===== flow/design.v =====
`timescale 1ns / 1ps
module mux(in0, in1, select, out);
    input wire select; 
    input wire [7:0] in0;
    input wire [7:0] in1;
    output reg[7:0] out;
    always @(*)
    begin
        if(select == 0)
        begin
            out <= in0;
        end
        else begin
            out <= in1;
        end
    end
endmodule
`timescale 1ns / 1ps
module mux32bit(in0, in1, select, out);
    input wire select; 
    input wire [31:0] in0;
    input wire [25:0] in1;
    output reg[31:0] out;
    always @(*)
    begin
        if(select == 0)
        begin
            out <= in0;
        end
        else begin
            out <= {{6{1'b0}},in1};
        end
    end
endmodule 
`timescale 1ns / 1ps
module mux64bit(in0, in1, select, out);
    input wire select; 
    input wire [63:0] in0;
    input wire [63:0] in1;
    output reg[63:0] out;
    always @(*)
    begin
        if(select == 0)
        begin
            out <= in0;
        end
        else begin
            out <= in1;
        end
    end
endmodule 
`timescale 1ns / 1ps
module control_unit(
    input [31:0] instruction,
    output reg 	     TypeDetect,  
    output reg       ALUSrc,     
    output reg       MemToReg,   
    output reg       MemToVecReg,  
    output reg       RegWriteEnable,   
    output reg       VecRegWriteEnable,  
    output reg       VecWrite,    
    output reg       MemWrite,   
    output reg       Branch,     
    output reg [5:0] ALUOp,      
    output reg       Jump        
);
wire [5:0] opcode;
assign opcode = instruction [31:26];
reg [15:0]  controlSignal;
always @(*)
begin
    case (opcode)
    6'b000000: controlSignal = 16'b0010010000000000;  
    6'b000001: controlSignal = 16'b0010010000000010;  
    6'b000010: controlSignal = 16'b0010010000000100;  
    6'b000100: controlSignal = 16'b0010010000001000;  
    6'b000101: controlSignal = 16'b0010010000001010;  
    6'b000110: controlSignal = 16'b0010010000001100;  
    6'b001000: controlSignal = 16'b0010010000010000;  
    6'b001001: controlSignal = 16'b0010010000010010;  
    6'b001010: controlSignal = 16'b0010010000010100;  
    6'b001011: controlSignal = 16'b0010010000010110;  
    6'b010000: controlSignal = 16'b0100000000100000;  
    6'b010001: controlSignal = 16'b0100000000100010;  
    6'b010010: controlSignal = 16'b0100000000100100;  
    6'b001101: controlSignal = 16'b0011010000000000;  
    6'b001110: controlSignal = 16'b0011010000001000;  
    6'b001111: controlSignal = 16'b0011010000001100;  
    6'b100011: controlSignal = 16'b0011000010010110;  
    6'b011111: controlSignal = 16'b0011000010010100;  
    6'b101101: controlSignal = 16'b1001000000000000;  
    6'b101110: controlSignal = 16'b0001000100000000;  
    6'b100101: controlSignal = 16'b0001100000000000;  
    6'b100110: controlSignal = 16'b0001001000000000;  
    6'b101000: controlSignal = 16'b0011010000010100;  
    6'b110000: controlSignal = 16'b0000000011100001;  
    6'b101100: controlSignal = 16'b0000001100000000;  
    6'b101111: controlSignal = 16'b1000100000000000;  
    default:   controlSignal = 16'b0000000000000000;  
    endcase
end
always @(*)
    begin
	MemToVecReg = controlSignal[15];
	VecRegWriteEnable = controlSignal[14];
	TypeDetect = controlSignal[13];
        ALUSrc   = controlSignal[12];
        MemToReg = controlSignal[11];
        RegWriteEnable = controlSignal[10];
        MemWrite = controlSignal[9];
        VecWrite  = controlSignal[8];
        Branch   = controlSignal[7];
        ALUOp    = controlSignal[6:1];
        Jump     = controlSignal[0];
    end
endmodule
`timescale 1ns / 1ps
module ProgramCounter(
    input clk,
    input reset,
    input zero,
    input branch,
    input jump,
    input [31:0] regAddress,
    output reg [31:0] pc 
);
    wire [31:0] pcPlus4;
    wire [1:0] pcControl;
    assign pcPlus4 = pc + 4;
    assign pcControl = (jump | (branch==1 & zero == 1)) ? 2'b01 : 2'b00;
    always @(posedge clk)
    begin
        if(reset == 1)
            pc <= 32'h00000000;
        else
        begin
            case(pcControl)
                2'b01: pc <= regAddress;                                                     
                default: pc <= pcPlus4;                                                      
            endcase
        end
    end
endmodule
`timescale 1ns / 1ps
module Register_File(
        clk,
        read_addr1,
        read_addr2,
        read_data1,
        read_data2,
        write_addr,
        write_data,
        write_enable
    );
input wire clk;
input wire [4:0]  read_addr1;
input wire [4:0]  read_addr2;
input wire [4:0]  write_addr;
input wire [7:0] write_data;
input wire        write_enable;
output reg [7:0] read_data1;
output reg [7:0] read_data2;
    reg [7:0] Register_File [30:0];  
always @(*)
    begin
    read_data1 = 8'b00000000;
    read_data2 = 8'b00000000;
    if (read_addr1 != 5'b11111) begin
        read_data1 = Register_File[read_addr1];
    end 
    if (read_addr2 != 5'b11111) begin
        read_data2 = Register_File[read_addr2]; 
    end
    end
always @(posedge(clk))
    begin
    if (write_enable) begin
        if (write_addr != 5'b11111) begin
            Register_File[write_addr] <= write_data;   
        end
    end
   end
endmodule
`timescale 1ns / 1ps
module VectorRegisterFile(
        clk,
        read_data1,
        read_data2,
	read_addr1,
	read_addr2,
        write_data,
	write_addr,
        write_enable
    );
input wire clk;
input wire [63:0] write_data;
input wire        write_enable;
input wire [4:0] write_addr;
input wire [4:0] read_addr1;
input wire [4:0] read_addr2;
output reg [63:0] read_data1;
output reg [63:0] read_data2;
reg [63:0] Register_File [2:0];  
always @(*)
    begin
     read_data1 = {64{1'b0}};
     read_data2 = {64{1'b0}};
     if (read_addr1 < 5'd3) begin
	    read_data1 = Register_File[read_addr1[1:0]];
    	end	
     if (read_addr2 < 5'd3) begin
    	read_data2 = Register_File[read_addr2[1:0]];	
    	end
end
always @(posedge(clk))
    begin
        if (write_enable) begin
    	    if (write_addr < 5'd3) begin
    	        Register_File[write_addr[1:0]] <= write_data;  
    	    end 
        end
    end
endmodule
`timescale 1ns / 1ps
module ALU(clk,a, b, alufn, enable, otp, zero, overflow);
    input wire clk;
    input wire [7:0] a;
    input wire [7:0] b;
    input wire [5:0] alufn;  
    input wire 	     enable;
    output reg [7:0] otp;
    output reg zero;  
    output reg overflow;
    always @(*)
    begin
	otp = {8{1'b0}};
	zero = 1'b0;
	overflow = 1'b0;
	if(enable) begin
        casex(alufn)
            6'b0000xx: begin
        if(alufn[1:0] == 2'b00)
            begin  
                otp = a + b;
                zero = (otp==0)?1:0;
                if ((a >= 0 && b >= 0 && otp < 0) || (a < 0 && b < 0 && otp >= 0))
                    overflow = 1;
                else
                    overflow = 0;
            end
        else if(alufn[1:0] == 2'b01)  
            begin
                otp = a-b;
                zero = (otp==0)?1:0;
                if ((a >= 0 && b < 0 && otp < 0) || (a < 0 && b >= 0 && otp > 0))
                    overflow = 1;
                else
                    overflow = 0;
            end
        else if (alufn[1:0] == 2'b10)  
            begin
                otp = a*b;
                zero = (otp==0)?1:0;
                overflow = 0;
            end
    end
            6'b0001xx: begin
        case (alufn[1:0])
        2'b00:  
            begin
                otp = a & b;
                overflow = 0;
                zero = (otp==0)?1:0;
            end
        2'b01:  
            begin
                otp = a | b;
                overflow = 0;
                zero = (otp==0)?1:0;
            end
        2'b10:   
                begin
                    otp = a ^ b;
                    overflow = 0;
                    zero = (otp==0)?1:0;
                end
        endcase
    end
            6'b0010xx: begin
        case(alufn[1:0])
        2'b00:  
            begin
                otp = a<<b;
                zero = (otp == 0)?1:0;
                overflow = 0;
            end
        2'b01:  
            begin
                otp = a>>b;
                zero = (otp == 0)?1:0;
                overflow = 0;
            end
        2'b10:  
            begin
                otp = (a<b)? 1:0;
                zero = (otp == 0 && a!=b)?1:0;
                overflow = 0;
            end
	2'b11:  
	    begin
		otp = (a==b)?1:0;
		zero = (otp==0)?1:0;
		overflow = 0;
	    end
        endcase
    end
            default:
            begin 
                otp = {8{1'b0}};
            end
        endcase
    end
    else begin
	otp = {8{1'b0}};
	end
end
endmodule
module VPU(
    input wire clk,
    input wire [63:0] a,
    input wire [63:0] b,
    input wire 	      enable,
    input wire [5:0] opCode,  
    output reg [63:0] out);
    reg [31:0] temp;
    always @(*) begin
	out = {64{1'b0}};
	temp = {32{1'b0}};
	if (enable) begin
	case(opCode)
	6'b010000: begin
	out[7:0] = a[7:0] + b[7:0];
	out[15:8] = a[15:8] + b[15:8];
	out[23:16] = a[23:16] + b[23:16];
	out[31:24] = a[31:24] + b[31:24];
	out[39:32] = a[39:32] + b[39:32];
	out[47:40] = a[47:40] + b[47:40];
	out[55:48] = a[55:48] + b[55:48];
	out[63:56] = a[63:56] + b[63:56];
	end
	6'b010001: begin
	out[7:0] = a[7:0] - b[7:0];
	out[15:8] = a[15:8] - b[15:8];
	out[23:16] = a[23:16] - b[23:16];
	out[31:24] = a[31:24] - b[31:24];
	out[39:32] = a[39:32] - b[39:32];
	out[47:40] = a[47:40] - b[47:40];
	out[55:48] = a[55:48] - b[55:48];
	out[63:56] = a[63:56] - b[63:56];
	end
	6'b010010: begin
	temp[15:0] = a[7:0]*b[7:0];
	temp[31:16] = temp[15:0];
	temp[15:0] = a[15:8]*b[15:8];
	temp[31:16] = temp[31:16] + temp[15:0];
	temp[15:0] = a[23:16]*b[23:16];
	temp[31:16] = temp[31:16] + temp[15:0];
	temp[15:0] = a[31:24]*b[31:24];
	temp[31:16] = temp[31:16] + temp[15:0];
	temp[15:0] = a[39:32]*b[39:32];
	temp[31:16] = temp[31:16] + temp[15:0];
	temp[15:0] = a[47:40]*b[47:40];
	temp[31:16] = temp[31:16] + temp[15:0];
	temp[15:0] = a[55:48]*b[55:48];
	temp[31:16] = temp[31:16] + temp[15:0];
	temp[15:0] = a[63:56]*b[63:56];
	temp[31:16] = temp[31:16] + temp[15:0];
	out[7:0] = temp[23:16];
	end
endcase
end
else begin
out = {64{1'b0}};
end
end
endmodule
`timescale 1ns / 1ps
module CPU( input clk,
	input rst,
	input wire [31:0] inst,
	input wire [63:0]	main_memory_input_data_path,
	output reg[63:0] main_memory_output_data_path,
	output wire[31:0] pc_inst_addr,
	output wire		Vector_Write_Access, 
	output wire		Memory_Write_Access,
	output wire		Load_Vector_Flag,
	output wire 		Load_Word_Flag,
	output wire[11:0]	Main_Memory_Address
	);
	wire[31:0]	instruction;
    	wire[31:0]	reg_data1;
	reg[31:0]	temp_reg_data1;
	wire[5:0]		Opcode;
	wire		Branch_Control;
	wire		Jump_Control;
	wire		Word_Reg_Write_Enable;
	wire		Vect_Reg_Write_Enable;
	wire		Vector_vs_Word;
	wire		Reg_Imm_Flag;
	wire[4:0]	destination_reg;
	wire[4:0] 	source_reg1;
	wire[4:0] 	source_reg2;
	wire[7:0] 	operand1;
	wire[7:0]	temp_operand2;
	wire[7:0] 	operand2;
	wire[7:0] 	alu_output_word;
	wire[7:0]	data_to_wordreg;
	wire[63:0] 	vect_operand1;
	wire[63:0]	vect_operand2;
	wire[63:0]	vpu_vec_output;
	wire[63:0]	data_to_vec_reg;
	wire 		zero;
	wire		overflow;
	wire[63:0] 	vector_output_memory;
	wire[7:0]	word_output_memory;
	wire[63:0]	vector_input_memory;
	wire[7:0]	word_input_memory;
	wire		Reg_Address_Read;
ProgramCounter prc(.clk(clk),
	.reset(rst),
	.zero(zero),
	.branch(Branch_Control),
	.jump(Jump_Control),
	.regAddress(reg_data1),
	.pc(pc_inst_addr)
);
assign instruction = inst;
control_unit control_signal(.instruction(instruction),
	.ALUOp(Opcode),
	.VecWrite(Vector_Write_Access),
	.MemWrite(Memory_Write_Access),
	.Branch(Branch_Control),
	.Jump(Jump_Control),
	.RegWriteEnable(Word_Reg_Write_Enable),
	.VecRegWriteEnable(Vect_Reg_Write_Enable),
	.MemToVecReg(Load_Vector_Flag),
	.MemToReg(Load_Word_Flag),
	.TypeDetect(Vector_vs_Word),
	.ALUSrc(Reg_Imm_Flag)
);
mux32bit RegAddselect(.select(Jump_Control),
	.in0(temp_reg_data1),
	.in1(instruction[25:0]),
	.out(reg_data1)
);
assign destination_reg = instruction[25:21];
assign source_reg1 = instruction[20:16];
assign source_reg2 = instruction[15:11];
assign word_output_memory = main_memory_input_data_path[7:0];
assign vector_output_memory = main_memory_input_data_path;
assign Reg_Address_Read = Load_Word_Flag & Load_Vector_Flag;
mux DataToReg(.select(Load_Word_Flag),
	.in0(alu_output_word),
	.in1(word_output_memory),
	.out(data_to_wordreg)
);
mux64bit VectToReg(.select(Load_Vector_Flag),
	.in0(vpu_vec_output),
	.in1(vector_output_memory),
	.out(data_to_vec_reg)
);
Register_File reg_value_retrival_And_Update(.clk(clk),
		.read_addr1(source_reg1),
		.read_addr2(source_reg2),
		.read_data1(operand1),
		.read_data2(temp_operand2),
		.write_addr(destination_reg),
		.write_data(data_to_wordreg),
		.write_enable(((Word_Reg_Write_Enable & !Vect_Reg_Write_Enable) | Load_Word_Flag) & !Reg_Address_Read)
);
mux decision_between_immediate_reg(.select(Reg_Imm_Flag),
	.in0(temp_operand2),
	.in1(instruction[15:8]),
	.out(operand2)
);
VectorRegisterFile vect_value_retrival_And_Update(.clk(clk),
		.read_addr1(source_reg1),
		.read_addr2(source_reg2),
		.read_data1(vect_operand1),
		.read_data2(vect_operand2),
		.write_addr(destination_reg),
		.write_data(data_to_vec_reg),
		.write_enable(((Vect_Reg_Write_Enable & !Word_Reg_Write_Enable) | Load_Vector_Flag) & !Reg_Address_Read)
);
ALU alu(.clk(clk),
	.a(operand1), 
	.b(operand2), 	
	.alufn(Opcode), 
	.enable(Vector_vs_Word), 
	.otp(alu_output_word), 
	.zero(zero), 
	.overflow(overflow)
);
VPU vpu(.clk(clk),
	.a(vect_operand1),
	.b(vect_operand2),
	.enable((!Vector_vs_Word) & (Vect_Reg_Write_Enable)),
	.opCode(Opcode),
	.out(vpu_vec_output)
);
assign vector_input_memory = vect_operand1;
assign word_input_memory = operand1;
always @(posedge clk) begin
	if (Load_Word_Flag & !Memory_Write_Access & Load_Vector_Flag & !Vector_Write_Access) begin
		temp_reg_data1 <= main_memory_input_data_path[31:0];
	end
end
always @(*) 
    begin
    main_memory_output_data_path = {64{1'b0}};
    if(!Load_Word_Flag & Memory_Write_Access & !Load_Vector_Flag & !Vector_Write_Access) begin
	main_memory_output_data_path[63:8] = 56'h00000000000000;
        main_memory_output_data_path[7:0] = word_input_memory;
    end 
    else if (!Load_Word_Flag & !Memory_Write_Access & !Load_Vector_Flag & Vector_Write_Access) begin
	main_memory_output_data_path = vector_input_memory;
    end
    else if ((!Load_Word_Flag & Memory_Write_Access & !Load_Vector_Flag & Vector_Write_Access)) begin
	main_memory_output_data_path[63:32] = 32'h00000000;
	main_memory_output_data_path[31:0] = pc_inst_addr;
	end
end
assign Main_Memory_Address = instruction[11:0];
endmodule

===== flow/config.mk =====
export PLATFORM = sky130hd
export DESIGN_NAME = CPU
export DESIGN_NICKNAME = CPU
export VERILOG_FILES = /design/flow/design.v
export SDC_FILE = /design/flow/constraint.sdc
export NUM_CORES = 4
export LEC_CHECK = 0
export CAP_MARGIN = 20
export CORE_MARGIN = 2
export CORE_UTILIZATION = 44
export SLEW_MARGIN = 20

===== flow/constraint.sdc =====
create_clock -name core_clock -period 6.24 [get_ports {clk}]
set_input_delay 1.2480 -clock core_clock [delete_from_list [all_inputs] [get_ports {clk}]]
set_output_delay 1.2480 -clock core_clock [all_outputs]
set_load 0.01 [all_outputs]

===== flow/run.sh =====
#!/bin/bash
# the make line also repeats each setting of config.mk as NAME=value (left out here)
make -C /OpenROAD-flow-scripts/flow DESIGN_CONFIG=/design/flow/config.mk WORK_HOME=/design/flow/orfs CLKGATE_MAP_FILE= finish

==> flow_metrics.env, run 1 <==
# flow metrics
export IMPL_outcome="finished with violations"
export IMPL_violations="negative setup slack"
export IMPL_ys_top_cells_by_count="edfxtp_1, nor2_1, nand2_1"
export IMPL_powerDensity_mw_per_mm2=185
export IMPL_crit_arrival_ns=9.43
export IMPL_ys_warn_count=10
export IMPL_ys_seq_share_pct=37.5
export IMPL_hp_class="flip-flop to flip-flop"
export IMPL_drt_first_pass_iters=6
export IMPL_gp_congestion=0.950
export IMPL_globalRouteOverflowTotal=0
export IMPL_hold_buffers=0
export IMPL_synth_most_common_cell="edfxtp_1"
export IMPL_combGateArea_mm2=0.0232
export IMPL_adder_share_pct=16.5
export IMPL_avgSynthCellArea_um2=10.8
export IMPL_grt_use_total_pct=30.7
export IMPL_die_x_um=304
export IMPL_startpoint_type="input pin"
export IMPL_cts_buffers_inserted=55
export IMPL_clock_power_share_pct=34.7
export IMPL_crit_start="inst[17]"
export IMPL_p_int_mw=6.59
export IMPL_slew_viol_final=0
export IMPL_ys_sh_aoi_pct=10.2
export IMPL_cp_buffers_inverters=13
export IMPL_syn_inst=3655
export IMPL_cap_violations=0
export IMPL_setup_violations=142
export IMPL_combPwrFrac_pct=24.8
export IMPL_cellLeakagePower_nw=20.2
export IMPL_critPathMaxFanout=6
export IMPL_placementRows=109
export IMPL_yosysUniqueCellTypes=82
export IMPL_ys_sh_mux_pct=12.0
export IMPL_cp_end_kind="flip-flop"
export IMPL_crit_end="vect_value_retrival_And_Update.Register_File[2][7]"
export IMPL_yosysTopAreaCell="edfxtp_1"
export IMPL_synthFlopType="edfxtp_1"
export IMPL_fp_util_pct=44.6
export IMPL_fin_tns_setup_ns=-94.25
export IMPL_fin_hold_ws_ns=0.504
export IMPL_switching_share_pct=29.1
export IMPL_p_switching_mw=2.71
export IMPL_die_area_mm2=0.0922
export IMPL_crit_path_frequent_cell="fa_1"
export IMPL_clock_sinks=504
export IMPL_finalCriticalPeriod_ns=9.09
export IMPL_r2r_start="vect_value_retrival_And_Update.Register_File[0][0]"
export IMPL_grt_pass1_wl_mm=211
export IMPL_cts_root_buf="clkbuf_16"
export IMPL_seq_area_mm2=0.0148
export IMPL_regToRegEndpoint="vect_value_retrival_And_Update.Register_File[2][7]"
export IMPL_wl_per_cell_um=25.5
export IMPL_crit_required_ns=6.59
export IMPL_worstMarginPinSlew_ns=1.02
export IMPL_syn_area_mm2=0.0395
export IMPL_grt_max_degree=65
export IMPL_htreeDepth=2
export IMPL_cpPeakStageDelay_ns=0.55
export IMPL_hold_viol=0
export IMPL_totalWireLength_mm=142
export IMPL_p_seq_share_pct=40.5
export IMPL_hold_start="temp_reg_data1[30]"
export IMPL_critical_path_class="input pin to flip-flop"
export IMPL_clock_latency_ns=0.67
export IMPL_async_reset_ff_share_pct=0
export IMPL_reg2reg_depth=31
export IMPL_p_clk_mw=3.23
export IMPL_vias=31800
export IMPL_hpwl_mm=107
export IMPL_drt_initial_drc_count=3231
export IMPL_antenna_left=0
export IMPL_setup_ws_ns=-2.85
export IMPL_grt_pass1_vias=32000
export IMPL_synth_simple_area_share_pct=11.4
export IMPL_clock_path_buffers=3
export IMPL_top_area_share_pct=35.9
export IMPL_yosys_area_mm2=0.0395
export IMPL_area_leaders="edfxtp_1, fa_1, ha_1, mux4_2, xnor2_1"
export IMPL_synth_xor_xnor_area_share_pct=6.35
export IMPL_rsz0062_at_grt="true"
export IMPL_cts_tree="yes"
export IMPL_max_freq_ghz=0.110
export IMPL_dieHeight_um=304
export IMPL_layout_nets=4862
export IMPL_antenna_cells=0
export IMPL_powerComb_mw=2.30
export IMPL_min_path_cells=2
export IMPL_power_leader="registers"
export IMPL_edf_count=472
export IMPL_io_buffers=209
export IMPL_antenna_found_initial=4
export IMPL_area_delta_synth_final_pct=26.8
export IMPL_reg2reg_slack_ns=-2.21
export IMPL_cts_clk_slew_worst_paths_ns=0.06
export IMPL_warnings=56
export IMPL_topCombFamilyByArea="adder cells"
export IMPL_period_used_pct=146
export IMPL_synth_net_count=4171
export IMPL_ys_cells=3655
export IMPL_ys_ff=504
export IMPL_slew_headroom_pct=31.5
export IMPL_cp_depth=38
export IMPL_viasPerCell=5.73
export IMPL_powerSeq_mw=3.77
export IMPL_finalClockSkew_ns=0.0617
export IMPL_ir_drop_mv=0.235
export IMPL_io_pins=210
export IMPL_cpMaxStageDelayCell="fa_1"
export IMPL_fillers=7576
export IMPL_hold_path_end="prc.pc[30]"
export IMPL_path_delay_family="adder cells"
export IMPL_core_area_mm2=0.0886
export IMPL_drc=0
-- timing repair --
action	CTS	global route
pin swaps	55	50
setup buffers	114	28
gates resized	160	55
endpoints found under the setup margin	146	166
gates cloned	6	2
-- per-layer routing --
layer	track usage, %	up-vias	wire (µm)	part of all wire, %
met2	47.4	1492	62400	44
met4	9.52	4	4740	3.3
li1	-	14300	-	-
met1	44.2	15800	61900	44
met3	5.35	248	12700	9.0
met5	0	-	33	0.023
-- through the flow --
stage	area (µm²)	worst slack, ns	power, mW	instances	utilization (%)
after floorplan	40000	-3.21	5.17	3655	-
after detailed placement	46800	-3.97	6.03	5363	52.8
after global placement	46800	-3.90	6.03	5362	52.8
final	50100	-2.85	9.29	5557	56.5
after global routing	50100	-3.07	9.64	5557	56.5
after CTS	50200	-2.82	9.30	5586	56.6
-- cell type report --
type / count / area share [%]
tap: 1165 / 2.91
inverter: 343 / 2.57
sequential: 504 / 29.6
multi-input combinational: 2616 / 46.2
clock buffer: 73 / 2.99
clock inverter: 30 / 0.539
timing repair buffer: 826 / 15.2
==> inputs of run 2 (changes only) <==
- CELL_PAD_IN_SITES_DETAIL_PLACEMENT: not set -> 0
- CORE_ASPECT_RATIO: not set -> 0.71
- CORE_UTILIZATION: 44 -> 57
- GPL_ROUTABILITY_DRIVEN: not set -> 1
- GPL_TIMING_DRIVEN: not set -> 1
- SETUP_SLACK_MARGIN: not set -> 0.24
- SLEW_MARGIN: 20 -> 5
- clock period: 6.24 -> 7.97 ns (I/O delays scaled with it)
==> flow_metrics.env, run 2 <==
# flow metrics
export IMPL_ys_sh_mux_pct=12.0
export IMPL_drt_first_pass_iters=6
export IMPL_core_area_mm2=0.0687
export IMPL_min_path_cells=2
export IMPL_ys_sh_aoi_pct=10.2
export IMPL_cpPeakStageDelay_ns=0.59
export IMPL_dp_slack_ns=-2.50
export IMPL_synth_xor_xnor_area_share_pct=6.35
export IMPL_grt_pass1_wl_mm=215
export IMPL_placed_cell_area_mm2=0.0459
export IMPL_grt_max_degree=65
export IMPL_wl_per_cell_um=28.7
export IMPL_ys_top_cells_by_count="edfxtp_1, nor2_1, nand2_1"
export IMPL_powerSeq_mw=2.95
export IMPL_warnings=58
export IMPL_clock_power_share_pct=33.8
export IMPL_crit_required_ns=8.35
export IMPL_topCombFamilyByArea="adder cells"
export IMPL_critical_path_class="input pin to flip-flop"
export IMPL_cts_tree="yes"
export IMPL_powerDensity_mw_per_mm2=147
export IMPL_gp_congestion=1.05
export IMPL_yosys_area_mm2=0.0395
export IMPL_crit_path_frequent_cell="fa_1"
export IMPL_edf_count=472
export IMPL_ir_drop_mv=0.215
export IMPL_globalRouteOverflowTotal=0
export IMPL_crit_end="vect_value_retrival_And_Update.Register_File[2][7]"
export IMPL_ys_warn_count=10
export IMPL_cts_clk_slew_worst_paths_ns=0.06
export IMPL_hold_viol=0
export IMPL_avgSynthCellArea_um2=10.8
export IMPL_placementRows=81
export IMPL_clock_path_buffers=3
export IMPL_drt_initial_drc_count=5002
export IMPL_startpoint_type="input pin"
export IMPL_fp_util_pct=57.5
export IMPL_final_core_util_pct=70.4
export IMPL_synth_simple_area_share_pct=11.4
export IMPL_yosysTopAreaCell="edfxtp_1"
export IMPL_setup_violations=15
export IMPL_critPathMaxFanout=6
export IMPL_path_delay_family="adder cells"
export IMPL_die_x_um=316
export IMPL_switching_share_pct=29.7
export IMPL_reg2reg_slack_ns=-0.20
export IMPL_htreeDepth=2
export IMPL_crit_start="inst[16]"
export IMPL_finalCriticalPeriod_ns=9.35
export IMPL_powerComb_mw=1.77
export IMPL_totalWireLength_mm=149
export IMPL_period_used_pct=117
export IMPL_worstMarginPinSlew_ns=1.22
export IMPL_ys_seq_share_pct=37.5
export IMPL_top_area_share_pct=35.9
export IMPL_synthFlopType="edfxtp_1"
export IMPL_dieHeight_um=226
export IMPL_layout_nets=4756
export IMPL_async_reset_ff_share_pct=0
export IMPL_power_mw=7.13
export IMPL_combPwrFrac_pct=24.8
export IMPL_adder_share_pct=16.5
export IMPL_antenna_left=0
export IMPL_regToRegEndpoint="vect_value_retrival_And_Update.Register_File[2][7]"
export IMPL_area_leaders="edfxtp_1, fa_1, ha_1, mux4_2, xnor2_1"
export IMPL_yosysUniqueCellTypes=82
export IMPL_rsz0062_at_grt="true"
export IMPL_p_switching_mw=2.12
export IMPL_hpwl_mm=112
export IMPL_hold_path_end="prc.pc[28]"
export IMPL_reg2reg_depth=34
export IMPL_cp_buffers_inverters=9
export IMPL_grt_pass1_vias=32600
export IMPL_setup_ws_ns=-1.38
export IMPL_cp_depth=32
export IMPL_hp_class="flip-flop to flip-flop"
export IMPL_antenna_found_initial=6
export IMPL_slew_headroom_pct=18.5
export IMPL_area_delta_synth_final_pct=22.5
export IMPL_synth_most_common_cell="edfxtp_1"
export IMPL_slew_viol_final=0
export IMPL_grt_use_total_pct=41.2
export IMPL_crit_arrival_ns=9.73
export IMPL_hold_buffers=0
export IMPL_cpMaxStageDelayCell="fa_1"
export IMPL_p_clk_mw=2.41
export IMPL_io_pins=210
export IMPL_outcome="finished with violations"
export IMPL_cellLeakagePower_nw=19.5
export IMPL_ys_cells=3655
export IMPL_vias=33400
export IMPL_power_leader="registers"
export IMPL_final_area_mm2=0.0484
export IMPL_finalClockSkew_ns=0.0505
export IMPL_cp_end_kind="flip-flop"
export IMPL_synth_net_count=4171
export IMPL_syn_area_mm2=0.0395
export IMPL_viasPerCell=6.43
export IMPL_clock_latency_ns=0.66
export IMPL_cts_root_buf="clkbuf_16"
export IMPL_p_seq_share_pct=41.4
export IMPL_cap_violations=0
export IMPL_clock_sinks=504
export IMPL_ys_ff=504
export IMPL_syn_inst=3655
export IMPL_p_int_mw=5.01
export IMPL_io_buffers=209
export IMPL_max_freq_ghz=0.107
export IMPL_hold_start="temp_reg_data1[28]"
export IMPL_cts_buffers_inserted=49
export IMPL_violations="negative setup slack"
export IMPL_drc=0
export IMPL_die_area_mm2=0.0715
[run 2: what timing repair did]
item,CTS,global route
hold endpoints to repair,0,0
endpoints found under the setup margin,111,80
cloned,1,1
buffers inserted,20,19
gates resized,33,102
pin swaps,33,34
[run 2: cell type report]
cell class / count / area, µm²
inverters: 343 / 1290
well taps: 913 / 1140
clock buffers: 62 / 1310
repair buffers: 726 / 6600
flip-flops and latches: 504 / 14800
clock inverters: 28 / 328
diodes: 3 / 7.51
multi-input cells: 2616 / 22900
fillers: 4990 / 20300
[run 2: routing by layer]
layer	vias up	track usage, %	share of wire, %
li1	14100	-	-
met1	16400	59.8	40
met2	2563	59.5	42
met3	351	12.7	14
met4	0	12.1	3.4
met5	-	0	0
[run 2: metrics by stage]
step | instances | setup TNS, ns | hold WS, ns
final | 5195 | -11.78 | 0.525
after global routing | 5192 | -16.11 | 0.554
after CTS | 5171 | -14.95 | 0.528
after detailed placement | 5060 | -104.01 | 0.519
after global placement | 5060 | -88.42 | 0.508
after floorplan | 3655 | -16.36 | 0.470
==> inputs of run 3 (changes only) <==
- ABC_AREA: not set -> 1
- CELL_PAD_IN_SITES_DETAIL_PLACEMENT: 0 -> 2
- CELL_PAD_IN_SITES_GLOBAL_PLACEMENT: not set -> 3
- CORE_ASPECT_RATIO: 0.71 -> 1.5
- CORE_MARGIN: 2 -> 8
- CORE_UTILIZATION: 57 -> 40
- GPL_ROUTABILITY_DRIVEN: 1 -> 0
- GPL_TIMING_DRIVEN: 1 -> 0
- HOLD_SLACK_MARGIN: not set -> 0.25
- MAX_ROUTING_LAYER: not set -> met5
- MIN_ROUTING_LAYER: not set -> met1
- SETUP_SLACK_MARGIN: 0.24 -> not set
- SLEW_MARGIN: 5 -> 20
- clock period: 7.97 -> 17.0 ns (I/O delays scaled with it)
==> flow_metrics.env, run 3 <==
# flow metrics
export IMPL_outcome="complete, no violations"
export IMPL_setup_violations=0
export IMPL_cp_buffers_inverters=12
export IMPL_regToRegEndpoint="vect_value_retrival_And_Update.Register_File[0][7]"
export IMPL_cp_depth=35
export IMPL_rsz0062_at_grt="false"
export IMPL_async_reset_ff_share_pct=0
export IMPL_cts_clk_slew_worst_paths_ns=0.07
export IMPL_edf_count=472
export IMPL_powerComb_uw=929
export IMPL_die_x_um=279
export IMPL_p_seq_share_pct=38.7
export IMPL_area_delta_synth_final_pct=15.5
export IMPL_ys_ff=504
export IMPL_slew_viol_final=0
export IMPL_grt_pass1_wl_mm=341
export IMPL_io_pins=210
export IMPL_cts_buffers_inserted=52
export IMPL_clock_latency_ns=0.69
export IMPL_drt_first_pass_iters=5
export IMPL_cp_end_kind="flip-flop"
export IMPL_routed_wl_met3_mm=18.6
export IMPL_drc=0
export IMPL_reg2reg_slack_ns=7.39
export IMPL_ir_drop_mv=0.0839
export IMPL_die_area_mm2=0.115
export IMPL_period_used_pct=84.8
export IMPL_hpwl_mm=189
export IMPL_cellLeakagePower_nw=20.4
export IMPL_synth_xor_xnor_area_share_pct=4.91
export IMPL_warnings=55
export IMPL_r2r_start="vect_value_retrival_And_Update.Register_File[1][0]"
export IMPL_vias=42100
export IMPL_core_area_mm2=0.104
export IMPL_wl_met2_mm=118
export IMPL_top_area_share_pct=34.1
export IMPL_synth_net_count=5698
export IMPL_topCombFamilyByArea="simple AND/OR/NAND/NOR gates"
export IMPL_hold_viol=0
export IMPL_postCtsSetupBuffers=0
export IMPL_p_switching_mw=1.25
export IMPL_cpPeakStageDelay_ns=0.72
export IMPL_min_path_cells=2
export IMPL_fin_tns_setup_ns=0
export IMPL_clock_sinks=504
export IMPL_drt_initial_drc_count=3581
export IMPL_yosysUniqueCellTypes=61
export IMPL_yosysTopAreaCell="edfxtp_1"
export IMPL_ys_cells=5182
export IMPL_critical_path_class="input pin to flip-flop"
export IMPL_synthFlopType="edfxtp_1"
export IMPL_crit_arrival_ns=14.88
export IMPL_ys_sh_aoi_pct=12.1
export IMPL_hold_path_end="prc.pc[22]"
export IMPL_antenna_left=0
export IMPL_crit_required_ns=17.47
export IMPL_viasPerCell=6.07
export IMPL_layout_nets=5998
export IMPL_final_area_mm2=0.0480
export IMPL_power_mw=3.58
export IMPL_hold_buffers=0
export IMPL_antenna_found_initial=15
export IMPL_ys_warn_count=10
export IMPL_totalWireLength_mm=246
export IMPL_slew_headroom_pct=16.7
export IMPL_adder_share_pct=15.7
export IMPL_power_leader="registers"
export IMPL_p_int_mw=2.33
export IMPL_clock_path_buffers=3
export IMPL_cts_root_buf="clkbuf_16"
export IMPL_ctsResizeCount=0
export IMPL_globalRouteOverflowTotal=0
export IMPL_cap_violations=0
export IMPL_switching_share_pct=34.9
export IMPL_hold_start="temp_reg_data1[22]"
export IMPL_combPwrFrac_pct=26.0
export IMPL_synth_simple_area_share_pct=21.6
export IMPL_dp_slack_ns=2.10
export IMPL_fp_util_pct=40.1
export IMPL_finalClockSkew_ns=0.0557
export IMPL_max_freq_ghz=0.0694
export IMPL_io_buffers=205
export IMPL_cts_tree="yes"
export IMPL_clock_power_share_pct=35.3
export IMPL_synth_most_common_cell="nand2_1"
export IMPL_worstMarginPinSlew_ns=1.25
export IMPL_p_clk_mw=1.26
export IMPL_area_leaders="edfxtp_1, nand2_1, fa_1, ha_1, nor2_1"
export IMPL_final_core_util_pct=46.3
export IMPL_syn_area_mm2=0.0416
export IMPL_wl_per_cell_um=35.5
export IMPL_crit_path_frequent_cell="fa_1"
export IMPL_reg2reg_depth=33
export IMPL_startpoint_type="input pin"
export IMPL_ys_sh_mux_pct=0.0241
export IMPL_finalCriticalPeriod_ns=14.41
export IMPL_yosys_area_mm2=0.0416
export IMPL_powerSeq_mw=1.38
export IMPL_grt_use_total_pct=41.9
export IMPL_hp_class="flip-flop to flip-flop"
export IMPL_dieHeight_um=411
export IMPL_maxUsedRoutingLayer="met5"
export IMPL_ys_seq_share_pct=35.7
export IMPL_avgSynthCellArea_um2=8.02
export IMPL_fillers=11800
export IMPL_syn_inst=5182
export IMPL_crit_start="inst[16]"
export IMPL_critPathMaxFanout=10
export IMPL_path_delay_family="adder cells"
export IMPL_grt_pass1_vias=45800
export IMPL_htreeDepth=2
export IMPL_crit_end="vect_value_retrival_And_Update.Register_File[0][7]"
export IMPL_setup_ws_ns=2.59
export IMPL_powerDensity_mw_per_mm2=74.5
export IMPL_ys_top_cells_by_count="nand2_1, nor2_1, inv_1"
export IMPL_placementRows=145
export IMPL_grt_max_degree=32
export IMPL_cpMaxStageDelayCell="fa_1"
export IMPL_wl_met1_mm=80.6
export IMPL_placed_cell_area_mm2=0.0462
## run 3: routing by layer
| layer | vias up | global-route usage [%] |
|---|---|---|
| li1 | 17500 | - |
| met1 | 21300 | 42.2 |
| met2 | 2320 | 71.2 |
| met3 | 955 | 9.24 |
| met4 | 6 | 39.9 |
| met5 | - | 0 |
## run 3: final cells by class
class | count | area, µm² | area share, %
Clock inverter | 31 | 387 | 0.805
Clock buffer | 65 | 1370 | 2.86
Sequential cell | 504 | 14800 | 30.9
Tap cell | 1396 | 1750 | 3.64
Timing Repair Buffer | 246 | 2650 | 5.52
Antenna cell | 9 | 22.5 | 0.0469
Buffer | 229 | 1350 | 2.81
Inverter | 749 | 2820 | 5.87
Multi-Input combinational cell | 3700 | 22900 | 47.6
## run 3: per-stage QoR
step                      cells  hold slack (ns)
after global placement     6783            0.475
after global routing       6921            0.542
after CTS                  6918            0.525
after detailed placement   6822            0.510
final                      6929            0.526
after floorplan            5182            0.465
==> inputs of run 4 (changes only) <==
- ABC_AREA: 1 -> not set
- CELL_PAD_IN_SITES_DETAIL_PLACEMENT: 2 -> not set
- CELL_PAD_IN_SITES_GLOBAL_PLACEMENT: 3 -> not set
- CORE_ASPECT_RATIO: 1.5 -> not set
- CORE_MARGIN: 8 -> 2
- CORE_UTILIZATION: 40 -> 61
- GPL_ROUTABILITY_DRIVEN: 0 -> not set
- GPL_TIMING_DRIVEN: 0 -> not set
- HOLD_SLACK_MARGIN: 0.25 -> -0.09
- MAX_ROUTING_LAYER: met5 -> not set
- MIN_ROUTING_LAYER: met1 -> not set
- SETUP_SLACK_MARGIN: not set -> 0.05
- TNS_END_PERCENT: not set -> 40
- clock period: 17.0 -> 8.83 ns (I/O delays scaled with it)
==> flow_metrics.env, run 4 <==
# flow metrics
export IMPL_power_leader="registers"
export IMPL_drt_first_pass_iters=10
export IMPL_clock_sinks=504
export IMPL_antenna_left=0
export IMPL_cts_root_buf="clkbuf_16"
export IMPL_yosys_area_mm2=0.0395
export IMPL_dp_cells=4933
export IMPL_hold_viol=0
export IMPL_core_area_mm2=0.0642
export IMPL_violations="negative setup slack"
export IMPL_cellLeakagePower_nw=20.0
export IMPL_synth_net_count=4171
export IMPL_setup_ws_ns=-1.18
export IMPL_crit_path_frequent_cell="buf_4"
export IMPL_ir_drop_mv=0.195
export IMPL_hold_path_end="prc.pc[29]"
export IMPL_syn_inst=3655
export IMPL_cp_end_kind="flip-flop"
export IMPL_clock_path_buffers=3
export IMPL_outcome="finished with violations"
export IMPL_synth_xor_xnor_area_share_pct=6.35
export IMPL_grt_pass1_wl_mm=220
export IMPL_hold_buffers=0
export IMPL_edf_count=472
export IMPL_max_freq_ghz=0.0999
export IMPL_gp_congestion=1.02
export IMPL_setup_violations=36
export IMPL_synthFlopType="edfxtp_1"
export IMPL_fp_util_pct=61.5
export IMPL_final_cells=5201
export IMPL_crit_arrival_ns=10.36
export IMPL_crit_required_ns=9.18
export IMPL_cts_tree="yes"
export IMPL_cpPeakStageDelay_ns=0.22
export IMPL_ys_cells=3655
export IMPL_avgSynthCellArea_um2=10.8
export IMPL_p_switching_mw=1.99
export IMPL_critical_path_class="input pin to flip-flop"
export IMPL_grt_use_total_pct=44.6
export IMPL_hp_class="flip-flop to flip-flop"
export IMPL_switching_share_pct=29.4
export IMPL_ys_sh_mux_pct=12.0
export IMPL_ys_top_cells_by_count="edfxtp_1, nor2_1, nand2_1"
export IMPL_io_buffers=209
export IMPL_dieHeight_um=259
export IMPL_synth_most_common_cell="edfxtp_1"
export IMPL_cp_depth=65
export IMPL_cts_buffers_inserted=53
export IMPL_cap_violations=0
export IMPL_die_x_um=259
export IMPL_crit_start="inst[16]"
export IMPL_placementRows=93
export IMPL_powerSeq_mw=2.66
export IMPL_reg2reg_slack_ns=0.24
export IMPL_yosysUniqueCellTypes=82
export IMPL_slew_headroom_pct=19.9
export IMPL_combPwrFrac_pct=24.0
export IMPL_p_clk_mw=2.50
export IMPL_p_seq_share_pct=39.2
export IMPL_period_used_pct=113
export IMPL_p_int_mw=4.79
export IMPL_cp_buffers_inverters=56
export IMPL_powerDensity_mw_per_mm2=138
export IMPL_grt_max_degree=65
export IMPL_vias=34600
export IMPL_cpMaxStageDelayCell="ha_4"
export IMPL_slew_viol_final=0
export IMPL_ys_seq_share_pct=37.5
export IMPL_hpwl_mm=106
export IMPL_finalCriticalPeriod_ns=10.01
export IMPL_ys_ff=504
export IMPL_dp_slack_ns=-1.77
export IMPL_min_path_cells=2
export IMPL_reg2reg_depth=60
export IMPL_synth_simple_area_share_pct=11.4
export IMPL_grt_pass1_vias=34700
export IMPL_rsz0062_at_grt="true"
export IMPL_wl_per_cell_um=29.2
export IMPL_totalWireLength_mm=152
export IMPL_ys_sh_aoi_pct=10.2
export IMPL_area_leaders="edfxtp_1, fa_1, ha_1, mux4_2, xnor2_1"
export IMPL_yosysTopAreaCell="edfxtp_1"
export IMPL_htreeDepth=2
export IMPL_critPathMaxFanout=6
export IMPL_path_delay_family="buffers and inverters"
export IMPL_globalRouteOverflowTotal=0
export IMPL_layout_nets=4814
export IMPL_top_area_share_pct=35.9
export IMPL_viasPerCell=6.66
export IMPL_fin_hold_ws_ns=0.534
export IMPL_finalClockSkew_ns=0.0480
export IMPL_adder_share_pct=16.5
export IMPL_startpoint_type="input pin"
export IMPL_die_area_mm2=0.0668
export IMPL_cts_clk_slew_worst_paths_ns=0.07
export IMPL_clock_power_share_pct=36.8
export IMPL_drc=0
export IMPL_topCombFamilyByArea="adder cells"
export IMPL_worstMarginPinSlew_ns=1.20
export IMPL_warnings=58
export IMPL_antenna_found_initial=6
export IMPL_ys_warn_count=10
export IMPL_powerComb_mw=1.63
export IMPL_drt_initial_drc_count=5804
export IMPL_async_reset_ff_share_pct=0
export IMPL_clock_latency_ns=0.67
export IMPL_hold_start="temp_reg_data1[29]"
export IMPL_syn_area_mm2=0.0395
export IMPL_area_delta_synth_final_pct=24.3
export IMPL_io_pins=210
export IMPL_fillers=4087
[run 4: final cells by class]
cell class | count | area [µm²] | share of cell area [%]
diodes | 3 | 7.51 | 0.0153
clock buffers | 65 | 1410 | 2.88
clock inverters | 35 | 505 | 1.03
inverters | 343 | 1290 | 2.63
multi-input cells | 2616 | 23000 | 46.8
flip-flops and latches | 504 | 14800 | 30.2
well taps | 855 | 1070 | 2.18
repair buffers | 780 | 7030 | 14.3
[run 4: routing by layer]
metal	GRT usage (%)	part of all wire, %	vias up
li1	-	-	14200
met1	58.3	36	16700
met2	69.0	44	3001
met3	12.1	14	723
met4	22.3	6.3	2
met5	0	0.0073	-
[run 4: repair_timing]
item,4_1_cts,5_1_grt
setup endpoints to repair,15,39
pin swaps,58,44
gates cloned,2,2
buffers inserted,125,38
gates resized,98,49
[run 4: through the flow]
step | instance area (µm²) | utilization, % | TNS, ns | total power [mW]
finish | 49100 | 76.5 | -25.91 | 6.79
floorplan | 39800 | - | -6.36 | 3.60
global route | 49100 | 76.5 | -29.21 | 6.93
CTS | 48500 | 75.5 | -8.22 | 6.66
global placement | 45300 | 70.5 | -16.04 | 4.14
detailed placement | 45300 | 70.5 | -17.55 | 4.19
==> inputs of run 5 (changes only) <==
- CELL_PAD_IN_SITES_DETAIL_PLACEMENT: not set -> 0
- CORE_ASPECT_RATIO: not set -> 0.71
- CORE_UTILIZATION: 61 -> 60
- GPL_ROUTABILITY_DRIVEN: not set -> 1
- GPL_TIMING_DRIVEN: not set -> 1
- HOLD_SLACK_MARGIN: -0.09 -> not set
- MAX_ROUTING_LAYER: not set -> met4
- SETUP_SLACK_MARGIN: 0.05 -> 2.05
- SLEW_MARGIN: 20 -> 5
- TNS_END_PERCENT: 40 -> not set
- clock period: 8.83 -> 7.97 ns (I/O delays scaled with it)
==> flow_metrics.env, run 5 <==
# flow metrics
export IMPL_avgSynthCellArea_um2=10.8
export IMPL_layout_nets=4805
export IMPL_gp_congestion=1.10
export IMPL_dp_cells=5029
export IMPL_clock_sinks=504
export IMPL_warnings=58
export IMPL_p_seq_share_pct=39.1
export IMPL_cp_end_kind="flip-flop"
export IMPL_drc=0
export IMPL_finalClockSkew_ns=0.0462
export IMPL_max_freq_ghz=0.106
export IMPL_grt_pass1_vias=34100
export IMPL_crit_end="vect_value_retrival_And_Update.Register_File[0][7]"
export IMPL_switching_share_pct=30.9
export IMPL_globalRouteOverflowTotal=0
export IMPL_reg2reg_slack_ns=-0.33
export IMPL_placed_cell_area_mm2=0.0460
export IMPL_clock_path_buffers=3
export IMPL_grt_pass1_wl_mm=228
export IMPL_synth_net_count=4171
export IMPL_ys_sh_mux_pct=12.0
export IMPL_syn_area_mm2=0.0395
export IMPL_die_x_um=309
export IMPL_hold_start="temp_reg_data1[2]"
export IMPL_clock_latency_ns=0.68
export IMPL_antenna_left=0
export IMPL_ir_drop_mv=0.229
export IMPL_antenna_found_initial=8
export IMPL_p_clk_mw=2.53
export IMPL_vias=35200
export IMPL_critical_path_class="input pin to flip-flop"
export IMPL_min_path_cells=2
export IMPL_reg2reg_depth=27
export IMPL_fp_util_pct=60.5
export IMPL_yosysTopAreaCell="edfxtp_1"
export IMPL_crit_required_ns=8.35
export IMPL_cts_tree="yes"
export IMPL_io_buffers=209
export IMPL_powerSeq_mw=2.95
export IMPL_power_leader="registers"
export IMPL_combPwrFrac_pct=27.3
export IMPL_totalWireLength_mm=160
export IMPL_synth_most_common_cell="edfxtp_1"
export IMPL_hpwl_mm=111
export IMPL_cpPeakStageDelay_ns=0.60
export IMPL_cts_clk_slew_worst_paths_ns=0.08
export IMPL_rsz0062_at_grt="true"
export IMPL_htreeDepth=2
export IMPL_area_leaders="edfxtp_1, fa_1, ha_1, mux4_2, xnor2_1"
export IMPL_crit_path_frequent_cell="xnor2_1"
export IMPL_hold_path_end="prc.pc[2]"
export IMPL_yosys_area_mm2=0.0395
export IMPL_ys_cells=3655
export IMPL_final_area_mm2=0.0499
export IMPL_async_reset_ff_share_pct=0
export IMPL_p_int_mw=5.21
export IMPL_adder_share_pct=16.5
export IMPL_finalCriticalPeriod_ns=9.47
export IMPL_cts_root_buf="clkbuf_16"
export IMPL_fillers=4190
export IMPL_yosysUniqueCellTypes=82
export IMPL_powerComb_mw=2.06
export IMPL_viasPerCell=6.72
export IMPL_placementRows=79
export IMPL_area_delta_synth_final_pct=26.2
export IMPL_grt_max_degree=65
export IMPL_slew_viol_final=0
export IMPL_synth_xor_xnor_area_share_pct=6.35
export IMPL_path_delay_family="adder cells"
export IMPL_final_cells=5230
export IMPL_worstMarginPinSlew_ns=1.19
export IMPL_crit_arrival_ns=9.85
export IMPL_crit_start="inst[12]"
export IMPL_grt_use_total_pct=48.0
export IMPL_hold_viol=0
export IMPL_io_pins=210
export IMPL_cellLeakagePower_nw=20.1
export IMPL_powerDensity_mw_per_mm2=151
export IMPL_setup_ws_ns=-1.50
export IMPL_p_switching_mw=2.33
export IMPL_core_area_mm2=0.0653
export IMPL_cap_violations=0
export IMPL_top_area_share_pct=35.9
export IMPL_drt_initial_drc_count=6678
export IMPL_syn_inst=3655
export IMPL_edf_count=472
export IMPL_clock_power_share_pct=33.6
export IMPL_hp_class="flip-flop to flip-flop"
export IMPL_cpMaxStageDelayCell="fa_2"
export IMPL_ys_warn_count=10
export IMPL_dieHeight_um=220
export IMPL_synth_simple_area_share_pct=11.4
export IMPL_cts_buffers_inserted=49
export IMPL_ys_ff=504
export IMPL_cp_depth=31
export IMPL_drt_first_pass_iters=14
export IMPL_period_used_pct=119
export IMPL_outcome="finished with violations"
export IMPL_combGateArea_mm2=0.0235
export IMPL_wl_per_cell_um=30.5
export IMPL_synthFlopType="edfxtp_1"
export IMPL_startpoint_type="input pin"
export IMPL_ys_sh_aoi_pct=10.2
export IMPL_cp_buffers_inverters=8
export IMPL_die_area_mm2=0.0680
export IMPL_ys_seq_share_pct=37.5
export IMPL_seq_area_mm2=0.0148
export IMPL_violations="negative setup slack"
export IMPL_slew_headroom_pct=20.3
export IMPL_setup_violations=15
export IMPL_critPathMaxFanout=7
export IMPL_regToRegEndpoint="vect_value_retrival_And_Update.Register_File[0][7]"
export IMPL_topCombFamilyByArea="adder cells"
export IMPL_ys_top_cells_by_count="edfxtp_1, nor2_1, nand2_1"
==> run 5: through the flow <==
step / utilization [%] / total power [mW] / setup slack (ns) / hold slack [ns] / setup TNS, ns
2_1_floorplan: - / 4.07 / -1.82 / 0.470 / -16.36
3_3_place_gp: 70.3 / 4.70 / -2.47 / 0.505 / -69.90
3_5_place_dp: 70.3 / 4.75 / -2.63 / 0.531 / -87.71
4_1_cts: 75.4 / 7.35 / -1.42 / 0.531 / -14.22
5_1_grt: 76.3 / 7.68 / -1.71 / 0.575 / -18.56
6_report: 76.3 / 7.54 / -1.50 / 0.542 / -15.36
==> run 5: repair_timing <==
action,4_1_cts,5_1_grt
endpoints found under the setup margin,377,350
buffers inserted,65,20
pin swaps,100,73
hold buffers,0,0
resized,232,83
endpoints found under the hold margin,0,0
cloned,10,1
==> run 5: final cells by class <==
type	instances	share of cell area, %
clock inverter	33	0.836
timing repair buffer	774	14.9
inverter	343	2.60
sequential	504	29.7
multi-input combinational	2617	47.2
tap	891	2.24
clock buffer	54	2.50
antenna	14	0.0703
==> run 5: per-layer routing <==
layer / global-route usage [%] / up-vias / share of wire [%]
li1: - / 14200 / -
met2: 65.8 / 3209 / 41
met1: 63.8 / 16900 / 37
met4: 22.0 / 0 / 6.3
met3: 16.9 / 799 / 16
met5: - / - / 0
==> inputs of run 6 (changes only) <==
- CELL_PAD_IN_SITES_DETAIL_PLACEMENT: 0 -> not set
- CORE_ASPECT_RATIO: 0.71 -> not set
- CORE_UTILIZATION: 60 -> 23
- GPL_ROUTABILITY_DRIVEN: 1 -> not set
- GPL_TIMING_DRIVEN: 1 -> not set
- MAX_ROUTING_LAYER: met4 -> not set
- SETUP_SLACK_MARGIN: 2.05 -> not set
- SLEW_MARGIN: 5 -> 20
- clock period: 7.97 -> 16.2 ns (I/O delays scaled with it)
==> flow_metrics.env, run 6 <==
# flow metrics
export IMPL_drt_initial_drc_count=2827
export IMPL_startpoint_type="input pin"
export IMPL_regToRegEndpoint="vect_value_retrival_And_Update.Register_File[2][7]"
export IMPL_dieHeight_um=418
export IMPL_postCtsSetupBuffers=0
export IMPL_layout_nets=4327
export IMPL_clock_power_share_pct=37.8
export IMPL_finalCriticalPeriod_ns=12.32
export IMPL_io_pins=210
export IMPL_antenna_left=0
export IMPL_top_area_share_pct=35.9
export IMPL_outcome="complete, no violations"
export IMPL_cp_end_kind="flip-flop"
export IMPL_cp_depth=32
export IMPL_min_path_cells=2
export IMPL_worstMarginPinSlew_ns=1.09
export IMPL_hold_buffers=0
export IMPL_fin_tns_setup_ns=0
export IMPL_p_seq_share_pct=41.4
export IMPL_crit_required_ns=16.57
export IMPL_yosysUniqueCellTypes=82
export IMPL_io_buffers=209
export IMPL_edf_count=472
export IMPL_yosys_area_mm2=0.0395
export IMPL_powerSeq_mw=1.45
export IMPL_topCombFamilyByArea="adder cells"
export IMPL_powerComb_uw=733
export IMPL_ir_drop_mv=0.0899
export IMPL_grt_pass1_vias=29300
export IMPL_reg2reg_slack_ns=7.42
export IMPL_hold_viol=0
export IMPL_syn_area_mm2=0.0395
export IMPL_cellLeakagePower_nw=17.3
export IMPL_area_leaders="edfxtp_1, fa_1, ha_1, mux4_2, xnor2_1"
export IMPL_yosysTopAreaCell="edfxtp_1"
export IMPL_setup_ws_ns=3.88
export IMPL_clock_sinks=504
export IMPL_htreeDepth=2
export IMPL_combGateArea_mm2=0.0225
export IMPL_crit_path_frequent_cell="fa_1"
export IMPL_power_leader="registers"
export IMPL_ys_top_cells_by_count="edfxtp_1, nor2_1, nand2_1"
export IMPL_viasPerCell=4.86
export IMPL_clock_path_buffers=3
export IMPL_crit_start="inst[18]"
export IMPL_reg2reg_depth=30
export IMPL_ys_ff=504
export IMPL_synth_xor_xnor_area_share_pct=6.35
export IMPL_async_reset_ff_share_pct=0
export IMPL_cts_buffers_inserted=52
export IMPL_setup_violations=0
export IMPL_syn_inst=3655
export IMPL_cts_root_buf="clkbuf_16"
export IMPL_placementRows=152
export IMPL_ys_cells=3655
export IMPL_totalWireLength_mm=141
export IMPL_hp_class="flip-flop to flip-flop"
export IMPL_hold_path_end="prc.pc[30]"
export IMPL_hpwl_mm=108
export IMPL_warnings=53
export IMPL_critPathMaxFanout=28
export IMPL_rsz0062_at_grt="false"
export IMPL_synth_simple_area_share_pct=11.4
export IMPL_synth_most_common_cell="edfxtp_1"
export IMPL_finalClockSkew_ns=0.0638
export IMPL_adder_share_pct=16.5
export IMPL_grt_max_degree=74
export IMPL_ctsResizeCount=0
export IMPL_combPwrFrac_pct=20.9
export IMPL_cpPeakStageDelay_ns=0.74
export IMPL_core_area_mm2=0.171
export IMPL_die_x_um=418
export IMPL_grt_pass1_wl_mm=204
export IMPL_slew_viol_final=0
export IMPL_ys_warn_count=10
export IMPL_powerDensity_mw_per_mm2=76.3
export IMPL_grt_use_total_pct=15.7
export IMPL_ys_sh_mux_pct=12.0
export IMPL_drt_first_pass_iters=6
export IMPL_switching_share_pct=29.2
export IMPL_crit_arrival_ns=12.69
export IMPL_fp_util_pct=23.1
export IMPL_cts_tree="yes"
export IMPL_slew_headroom_pct=27.0
export IMPL_p_clk_mw=1.33
export IMPL_wl_per_cell_um=23.2
export IMPL_synth_net_count=4171
export IMPL_avgSynthCellArea_um2=10.8
export IMPL_crit_end="vect_value_retrival_And_Update.Register_File[2][7]"
export IMPL_cp_buffers_inverters=8
export IMPL_hold_start="temp_reg_data1[30]"
export IMPL_ys_sh_aoi_pct=10.2
export IMPL_seq_area_mm2=0.0148
export IMPL_p_switching_mw=1.02
export IMPL_cap_violations=0
export IMPL_die_area_mm2=0.175
export IMPL_area_delta_synth_final_pct=16.5
export IMPL_gp_congestion=0.935
export IMPL_cpMaxStageDelayCell="nor3_2"
export IMPL_antenna_found_initial=9
export IMPL_max_freq_ghz=0.0811
export IMPL_cts_clk_slew_worst_paths_ns=0.06
export IMPL_p_int_mw=2.49
export IMPL_drc=0
export IMPL_clock_latency_ns=0.69
export IMPL_path_delay_family="adder cells"
export IMPL_globalRouteOverflowTotal=0
export IMPL_critical_path_class="input pin to flip-flop"
export IMPL_period_used_pct=76.1
export IMPL_synthFlopType="edfxtp_1"
export IMPL_ys_seq_share_pct=37.5
export IMPL_fillers=17900
export IMPL_dp_slack_ns=3.22
export IMPL_final_core_util_pct=26.9
export IMPL_vias=29600
## run 6: per-stage QoR
step / total power, mW / hold WS, ns / instances / area, µm²
floorplan: 1.96 / 0.470 / 3655 / 39500
global placement: 2.19 / 0.478 / 5989 / 44100
detailed placement: 2.20 / 0.494 / 5989 / 44100
CTS: 3.52 / 0.509 / 6087 / 46000
global route: 3.63 / 0.565 / 6090 / 46000
finish: 3.51 / 0.510 / 6090 / 46000
## run 6: cell type report
class	count	share of cell area, %
multi-input combinational	2616	48.9
sequential	504	32.2
tap	2233	6.07
timing repair buffer	294	5.98
clock buffer	59	2.93
inverter	343	2.80
clock inverter	39	1.17
antenna	2	0.0109
## run 6: routing by layer
metal  up-vias  track usage, %  share of wire (%)
met4         6            7.64                5.2
met2      1284            25.6                 47
li1      13300               -                  -
met5         -               0              0.026
met3       224            1.99                6.7
met1     14800            20.5                 41
==> inputs of run 7 (changes only) <==
- CELL_PAD_IN_SITES_DETAIL_PLACEMENT: not set -> 0
- CORE_ASPECT_RATIO: not set -> 1.69
- CORE_UTILIZATION: 23 -> 61
- GPL_ROUTABILITY_DRIVEN: not set -> 1
- GPL_TIMING_DRIVEN: not set -> 1
- PLACE_DENSITY_LB_ADDON: not set -> 0.29
- SETUP_SLACK_MARGIN: not set -> 0.24
- SLEW_MARGIN: 20 -> 5
- clock period: 16.2 -> 7.77 ns (I/O delays scaled with it)
==> flow_metrics.env, run 7 <==
# flow metrics
export IMPL_cts_tree="yes"
export IMPL_power_leader="registers"
export IMPL_powerDensity_mw_per_mm2=151
export IMPL_final_cells=5232
export IMPL_hold_start="temp_reg_data1[28]"
export IMPL_gp_congestion=1.03
export IMPL_p_clk_mw=2.44
export IMPL_syn_area_mm2=0.0395
export IMPL_vias=34300
export IMPL_yosysTopAreaCell="edfxtp_1"
export IMPL_hold_viol=0
export IMPL_path_delay_family="adder cells"
export IMPL_cellLeakagePower_nw=20.1
export IMPL_grt_pass1_wl_mm=225
export IMPL_p_int_mw=5.21
export IMPL_crit_start="inst[18]"
export IMPL_async_reset_ff_share_pct=0
export IMPL_ys_sh_mux_pct=12.0
export IMPL_cpMaxStageDelayCell="fa_1"
export IMPL_slew_headroom_pct=-16.1
export IMPL_wl_per_cell_um=30.6
export IMPL_critical_path_class="input pin to flip-flop"
export IMPL_grt_use_total_pct=47.3
export IMPL_setup_ws_ns=-1.91
export IMPL_io_buffers=209
export IMPL_powerComb_mw=2.03
export IMPL_finalClockSkew_ns=0.0627
export IMPL_regToRegEndpoint="vect_value_retrival_And_Update.Register_File[2][7]"
export IMPL_ir_drop_mv=0.343
export IMPL_clock_path_buffers=3
export IMPL_die_area_mm2=0.0669
export IMPL_crit_path_frequent_cell="fa_1"
export IMPL_antenna_found_initial=6
export IMPL_warnings=58
export IMPL_ys_top_cells_by_count="edfxtp_1, nor2_1, nand2_1"
export IMPL_totalWireLength_mm=160
export IMPL_clock_sinks=504
export IMPL_outcome="finished with violations"
export IMPL_max_freq_ghz=0.103
export IMPL_cap_violations=2
export IMPL_synth_xor_xnor_area_share_pct=6.35
export IMPL_topCombFamilyByArea="adder cells"
export IMPL_placementRows=121
export IMPL_ys_ff=504
export IMPL_violations="max-capacitance violations, max-slew violations, negative setup slack"
export IMPL_critPathMaxFanout=19
export IMPL_drt_initial_drc_count=3598
export IMPL_edf_count=472
export IMPL_die_x_um=200
export IMPL_ys_sh_aoi_pct=10.2
export IMPL_switching_share_pct=30.4
export IMPL_reg2reg_slack_ns=-0.65
export IMPL_ys_seq_share_pct=37.5
export IMPL_fin_hold_ws_ns=0.523
export IMPL_worstMarginPinSlew_ns=1.73
export IMPL_top_area_share_pct=35.9
export IMPL_clock_power_share_pct=32.6
export IMPL_synth_most_common_cell="edfxtp_1"
export IMPL_hpwl_mm=113
export IMPL_powerSeq_mw=3.02
export IMPL_core_area_mm2=0.0642
export IMPL_dieHeight_um=335
export IMPL_globalRouteOverflowTotal=0
export IMPL_syn_inst=3655
export IMPL_yosys_area_mm2=0.0395
export IMPL_synth_simple_area_share_pct=11.4
export IMPL_avgSynthCellArea_um2=10.8
export IMPL_drt_first_pass_iters=6
export IMPL_synth_net_count=4171
export IMPL_ys_cells=3655
export IMPL_crit_end="vect_value_retrival_And_Update.Register_File[2][7]"
export IMPL_viasPerCell=6.56
export IMPL_hp_class="flip-flop to flip-flop"
export IMPL_cpPeakStageDelay_ns=0.80
export IMPL_fp_util_pct=61.6
export IMPL_cts_clk_slew_worst_paths_ns=0.07
export IMPL_p_seq_share_pct=40.4
export IMPL_area_delta_synth_final_pct=25.3
export IMPL_cts_root_buf="clkbuf_16"
export IMPL_dp_slack_ns=-2.62
export IMPL_slew_viol_final=9
export IMPL_clock_latency_ns=0.68
export IMPL_area_leaders="edfxtp_1, fa_1, ha_1, mux4_2, xnor2_1"
export IMPL_layout_nets=4847
export IMPL_p_switching_mw=2.28
export IMPL_synthFlopType="edfxtp_1"
export IMPL_combGateArea_mm2=0.0230
export IMPL_combPwrFrac_pct=27.1
export IMPL_crit_required_ns=8.15
export IMPL_rsz0062_at_grt="true"
export IMPL_cp_depth=34
export IMPL_min_path_cells=2
export IMPL_drc=0
export IMPL_adder_share_pct=16.5
export IMPL_ys_warn_count=10
export IMPL_fillers=4233
export IMPL_finalCriticalPeriod_ns=9.68
export IMPL_grt_pass1_vias=35200
export IMPL_cp_buffers_inverters=9
export IMPL_period_used_pct=125
export IMPL_seq_area_mm2=0.0148
export IMPL_final_area_mm2=0.0495
export IMPL_cts_buffers_inserted=46
export IMPL_cp_end_kind="flip-flop"
export IMPL_grt_max_degree=65
export IMPL_hold_path_end="prc.pc[28]"
export IMPL_htreeDepth=2
export IMPL_io_pins=210
export IMPL_crit_arrival_ns=10.07
export IMPL_startpoint_type="input pin"
export IMPL_reg2reg_depth=26
export IMPL_setup_violations=43
export IMPL_yosysUniqueCellTypes=82
export IMPL_dp_cells=5038
export IMPL_placed_cell_area_mm2=0.0461
export IMPL_antenna_left=0
==> run 7: timing repair <==
action	in CTS	in global routing
setup endpoints to repair	80	61
gates resized	155	66
hold buffers	0	0
cloned	9	1
pin swaps	55	37
buffers inserted	67	26
==> run 7: final cells by class <==
type	count	share of cell area [%]
timing repair buffer	820	15.7
inverter	343	2.61
antenna	4	0.0202
tap	861	2.18
clock inverter	30	0.758
clock buffer	54	2.41
multi-input combinational	2616	46.4
sequential	504	29.9
==> run 7: per-stage QoR <==
stage               power [mW]  TNS [ns]  util [%]
floorplan                 4.10    -18.92         -
global placement          4.86    -80.37      71.8
detailed placement        4.87    -85.65      71.8
CTS                       7.35    -14.23      76.3
global route              7.66    -37.53      77.1
finish                    7.49    -31.70      77.1
==> run 7: layer usage <==
| metal | share of wire [%] | global-route usage, % | up-vias |
|---|---|---|---|
| met5 | 0.0081 | 0 | - |
| met4 | 14 | 50.8 | 2 |
| met2 | 48 | 77.9 | 2512 |
| met3 | 9.2 | 10.1 | 1047 |
| met1 | 29 | 47.1 | 16500 |
| li1 | - | - | 14300 |
==> inputs of run 8 (changes only) <==
- CELL_PAD_IN_SITES_DETAIL_PLACEMENT: 0 -> 1
- CORE_ASPECT_RATIO: 1.69 -> not set
- CORE_UTILIZATION: 61 -> 40
- CTS_CLUSTER_DIAMETER: not set -> 74
- GPL_ROUTABILITY_DRIVEN: 1 -> not set
- GPL_TIMING_DRIVEN: 1 -> not set
- MAX_ROUTING_LAYER: not set -> met4
- PLACE_DENSITY: not set -> 0.73
- PLACE_DENSITY_LB_ADDON: 0.29 -> not set
- SETUP_SLACK_MARGIN: 0.24 -> 0.79
- clock period: 7.77 -> 12.0 ns (I/O delays scaled with it)
==> flow_metrics.env, run 8 <==
# flow metrics
export IMPL_powerComb_mw=1.05
export IMPL_max_freq_ghz=0.0918
export IMPL_combPwrFrac_pct=22.0
export IMPL_finalClockSkew_ns=0.0297
export IMPL_outcome="complete, no violations"
export IMPL_gp_congestion=0.993
export IMPL_hold_buffers=0
export IMPL_period_used_pct=90.8
export IMPL_die_x_um=318
export IMPL_drc=0
export IMPL_cpMaxStageDelayCell="fa_1"
export IMPL_p_seq_share_pct=41.2
export IMPL_crit_end="vect_value_retrival_And_Update.Register_File[0][7]"
export IMPL_viasPerCell=6.12
export IMPL_synthFlopType="edfxtp_1"
export IMPL_rsz0062_at_grt="false"
export IMPL_clock_path_buffers=3
export IMPL_slew_headroom_pct=18.1
export IMPL_core_area_mm2=0.0981
export IMPL_top_area_share_pct=35.9
export IMPL_layout_nets=4379
export IMPL_synth_net_count=4171
export IMPL_reg2reg_slack_ns=3.50
export IMPL_topCombFamilyByArea="adder cells"
export IMPL_cp_buffers_inverters=8
export IMPL_switching_share_pct=29.9
export IMPL_p_switching_mw=1.42
export IMPL_setup_violations=0
export IMPL_clock_sinks=504
export IMPL_ys_warn_count=10
export IMPL_hp_class="flip-flop to flip-flop"
export IMPL_cts_root_buf="clkbuf_16"
export IMPL_synth_simple_area_share_pct=11.4
export IMPL_cts_tree="yes"
export IMPL_htreeDepth=2
export IMPL_cts_buffers_inserted=55
export IMPL_drt_first_pass_iters=8
export IMPL_grt_max_degree=65
export IMPL_cpPeakStageDelay_ns=0.60
export IMPL_io_buffers=209
export IMPL_cp_end_kind="flip-flop"
export IMPL_crit_start="inst[18]"
export IMPL_adder_share_pct=16.5
export IMPL_hold_viol=0
export IMPL_hold_start="temp_reg_data1[30]"
export IMPL_syn_inst=3655
export IMPL_dieHeight_um=318
export IMPL_p_int_mw=3.34
export IMPL_fp_util_pct=40.3
export IMPL_regToRegEndpoint="vect_value_retrival_And_Update.Register_File[0][7]"
export IMPL_antenna_left=0
export IMPL_finalCriticalPeriod_ns=10.89
export IMPL_slew_viol_final=0
export IMPL_worstMarginPinSlew_ns=1.22
export IMPL_syn_area_mm2=0.0395
export IMPL_edf_count=472
export IMPL_totalWireLength_mm=147
export IMPL_yosysTopAreaCell="edfxtp_1"
export IMPL_final_cells=5201
export IMPL_p_clk_mw=1.76
export IMPL_avgSynthCellArea_um2=10.8
export IMPL_critical_path_class="input pin to flip-flop"
export IMPL_cp_depth=32
export IMPL_grt_pass1_wl_mm=218
export IMPL_critPathMaxFanout=25
export IMPL_cts_clk_slew_worst_paths_ns=0.06
export IMPL_startpoint_type="input pin"
export IMPL_fin_tns_setup_ns=0
export IMPL_ir_drop_mv=0.0874
export IMPL_dp_cells=5078
export IMPL_clock_power_share_pct=36.9
-- run 8: timing repair --
item | in CTS | in global routing
setup buffers | 0 | 11
gates resized | 0 | 10
setup endpoints to repair | 0 | 3
-- run 8: final cells by class --
cell class | instances | area [µm²]
Fill cell | 10600 | 52900
Clock buffer | 73 | 1530
Antenna cell | 5 | 12.5
Tap cell | 1287 | 1610
Multi-Input combinational cell | 2616 | 22500
Timing Repair Buffer | 343 | 3240
Sequential cell | 504 | 14800
Clock inverter | 30 | 292
Inverter | 343 | 1290
-- run 8: per-layer routing --
metal	vias up	global-route usage [%]	wire, µm
met2	1971	46.2	69200
met1	16100	36.1	55400
met5	-	-	0
met4	0	13.7	7790
li1	13300	-	-
met3	438	5.76	15000
-- run 8: stage by stage --
| step | setup WS, ns | cell area [µm²] | total power, mW | utilization [%] | hold slack (ns) |
|---|---|---|---|---|---|
| 2_1_floorplan | 1.22 | 39500 | 2.64 | - | 0.470 |
| 3_3_place_gp | 0.523 | 43300 | 2.95 | 44.1 | 0.509 |
| 3_5_place_dp | 0.299 | 43300 | 3.00 | 44.1 | 0.547 |
| 4_1_cts | 0.917 | 45100 | 4.73 | 45.9 | 0.556 |
| 5_1_grt | 0.789 | 45300 | 4.89 | 46.1 | 0.609 |
| 6_report | 1.11 | 45300 | 4.76 | 46.1 | 0.534 |
Power figures rest on the tool's default switching activity, not on a simulated workload.
